// cordic_stage
module cordic_stage (clk, reset, X_i, Y_i, Z_i, X_O, Y_O, Z_O);
Settings: LEC_CHECK=0, CAP_MARGIN=20, CORE_MARGIN=2, CORE_UTILIZATION=63, CTS_CLUSTER_DIAMETER=370, CTS_CLUSTER_SIZE=50, HOLD_SLACK_MARGIN=0.29, SETUP_SLACK_MARGIN=-0.21, SLEW_MARGIN=20; clock period 2.09 ns.
run.sh (not shown) runs the stock make flow with config.mk's settings and CLKGATE_MAP_FILE=.
The starting point never finished: it broke off in global routing.
Rerun with:
Settings changed: CORE_UTILIZATION 63 to 67, CTS_CLUSTER_DIAMETER 370 to 362, CTS_CLUSTER_SIZE 50 to unset, HOLD_SLACK_MARGIN 0.29 to unset, SETUP_SLACK_MARGIN -0.21 to unset.
Clock period 2.09 ns to 3.25 ns, I/O delays scaled along.
=>
- The new run finished with timing, DRC and antenna clean
- die size goes down by about 6%
- synthesized area does not change
- synthesized cell count stays the same
Rerun with:
Settings changed: CORE_UTILIZATION 67 to 52, CTS_CLUSTER_DIAMETER 362 to unset.
Clock period 3.25 ns to 3.52 ns, I/O delays scaled along.
After rerunning:
- cell area drops by about 1.4%
- die size is higher by 28%
- setup slack gets better by 74 ps
Rerun with:
Settings changed: CORE_UTILIZATION 52 to 69, CTS_CLUSTER_DIAMETER set to 392, CTS_CLUSTER_SIZE set to 95.
Clock period 3.52 ns to 1.18 ns, I/O delays scaled along.
This time the run ended with an error in clock tree synthesis with DPL-0038. Synthesized area does not change. Synthesized cell count is unchanged. Die area decreases by 24%.

* * *

Setup of xenon:
cordic_stage again, from the RTL that the note above started with.
export LEC_CHECK = 0
export ABC_AREA = 1
export CAP_MARGIN = 20
export CORE_MARGIN = 2
export CORE_UTILIZATION = 72
export CTS_CLUSTER_DIAMETER = 400
export CTS_CLUSTER_SIZE = 15
export PLACE_DENSITY = 0.42
export SETUP_SLACK_MARGIN = -0.07
export SLEW_MARGIN = 20
create_clock -name core_clock -period 1.39 [get_ports {clk}]
Seen in the log of xenon: DPL-0038 during detailed placement (3_5_place_dp), after which the run never completed.
Relative to xenon, the following input files were edited for ember:
# xenon
export LEC_CHECK = 0
export ABC_AREA = 1
export CAP_MARGIN = 20
export CORE_MARGIN = 2
export CORE_UTILIZATION = 72
export CTS_CLUSTER_DIAMETER = 400
export CTS_CLUSTER_SIZE = 15
export PLACE_DENSITY = 0.42
export SETUP_SLACK_MARGIN = -0.07
export SLEW_MARGIN = 20
create_clock -name core_clock -period 1.39 [get_ports {clk}]
# ember
export LEC_CHECK = 0
export CAP_MARGIN = 20
export CORE_MARGIN = 2
export CORE_UTILIZATION = 70
export SLEW_MARGIN = 20
create_clock -name core_clock -period 3.17 [get_ports {clk}]
Notes after the runs:
In ember the implementation completed, yet the final layout does not meet the checks, the culprit being negative setup slack. In ember, adder-cell area share of the yosys netlist is higher than in xenon. Count of instantiated cells in the yosys netlist, ember and xenon: smaller value in ember. [ember] overall die width fell about 0.47% relative to xenon. Summary of ember over xenon: synthesized cell count went down 1923; mean instance size in the synthesized netlist now larger.
Modified inputs, maple compared to ember
# ember
export LEC_CHECK = 0
export CAP_MARGIN = 20
export CORE_MARGIN = 2
export CORE_UTILIZATION = 70
export SLEW_MARGIN = 20
create_clock -name core_clock -period 3.17 [get_ports {clk}]
# maple
export LEC_CHECK = 0
export CAP_MARGIN = 20
export CORE_MARGIN = 2
export CORE_UTILIZATION = 70
export CTS_CLUSTER_DIAMETER = 28
export CTS_CLUSTER_SIZE = 32
export SETUP_SLACK_MARGIN = 0.43
export SLEW_MARGIN = 20
create_clock -name core_clock -period 3.17 [get_ports {clk}]
==> results <==
Stage in which a tool error killed maple: global routing (5_1_grt).
Total instance count after detailed placement, maple and ember: lower on maple
Going from ember to maple, number of gates resized after cts picked up an extra about 700%; total half-perimeter wirelength after legalization and detailed placement lost 2.1%.
Compared to ember, maple has final RePlAce weighted congestion 2.2% lower.
Compared maple against ember; die area within noise.
Portion of the post-synthesis area used by sequential elements: maple vs ember — no meaningful difference
Going from ember to maple, worst-case setup slack after placement rose 6.4 ps, number of buffers added for setup after CTS now sits higher.
diff inputs: maple => harbor
# maple
export LEC_CHECK = 0
export CAP_MARGIN = 20
export CORE_MARGIN = 2
export CORE_UTILIZATION = 70
export CTS_CLUSTER_DIAMETER = 28
export CTS_CLUSTER_SIZE = 32
export SETUP_SLACK_MARGIN = 0.43
export SLEW_MARGIN = 20
create_clock -name core_clock -period 3.17 [get_ports {clk}]
# harbor
export LEC_CHECK = 0
export CAP_MARGIN = 20
export CORE_MARGIN = 2
export CORE_UTILIZATION = 70
export CTS_CLUSTER_DIAMETER = 52
export SETUP_SLACK_MARGIN = 0.93
export SLEW_MARGIN = 20
create_clock -name core_clock -period 3.17 [get_ports {clk}]
Notes after the runs:
- Complete run, failing final checks: harbor, reason negative setup slack.
- Reported for harbor and maple, maximum buffer depth of the clock tree turned out identical to the last digit.
- As far as number of distinct standard cells referenced by the synthesized netlist goes, harbor and maple are indistinguishable; the numbers are identical.
- Summary of harbor over maple: post-CTS resize count now sits lower; total setup buffers inserted after CTS -about 15%; total clock buffers created by CTS decreased 42%.
- Die area came out exactly the same in harbor and maple.
For sierra, these inputs were changed with respect to harbor:
# harbor
export LEC_CHECK = 0
export CAP_MARGIN = 20
export CORE_MARGIN = 2
export CORE_UTILIZATION = 70
export CTS_CLUSTER_DIAMETER = 52
export SETUP_SLACK_MARGIN = 0.93
export SLEW_MARGIN = 20
create_clock -name core_clock -period 3.17 [get_ports {clk}]
# sierra
export LEC_CHECK = 0
export CAP_MARGIN = 20
export CORE_MARGIN = 2
export CORE_UTILIZATION = 72
export PLACE_DENSITY_LB_ADDON = 0.2
export SETUP_SLACK_MARGIN = 0.92
export SLEW_MARGIN = 20
create_clock -name core_clock -period 3.17 [get_ports {clk}]
## What came out
sierra is listed as incomplete: the tool reported an error in global routing (5_1_grt) and the run ended there. NOTE number of placement rows harbor->sierra decreased slightly. Xor and xnor fraction of the mapped netlist area: harbor vs sierra, no meaningful difference. Between harbor and sierra, the die area is lower for sierra.
Changes in willow relative to sierra:
# sierra
export LEC_CHECK = 0
export CAP_MARGIN = 20
export CORE_MARGIN = 2
export CORE_UTILIZATION = 72
export PLACE_DENSITY_LB_ADDON = 0.2
export SETUP_SLACK_MARGIN = 0.92
export SLEW_MARGIN = 20
create_clock -name core_clock -period 3.17 [get_ports {clk}]
# willow
export LEC_CHECK = 0
export CAP_MARGIN = 20
export CORE_MARGIN = 2
export CORE_UTILIZATION = 70
export CTS_CLUSTER_SIZE = 32
export SLEW_MARGIN = 20
create_clock -name core_clock -period 3.17 [get_ports {clk}]
Findings:
Finished, but not clean: willow, with negative setup slack. Number of placement rows was higher in willow than in sierra. Taking sierra as the reference, in willow share of the core filled by cells before placement down 2.4 points; number of library cell types mapped by synthesis has remained practically unchanged.
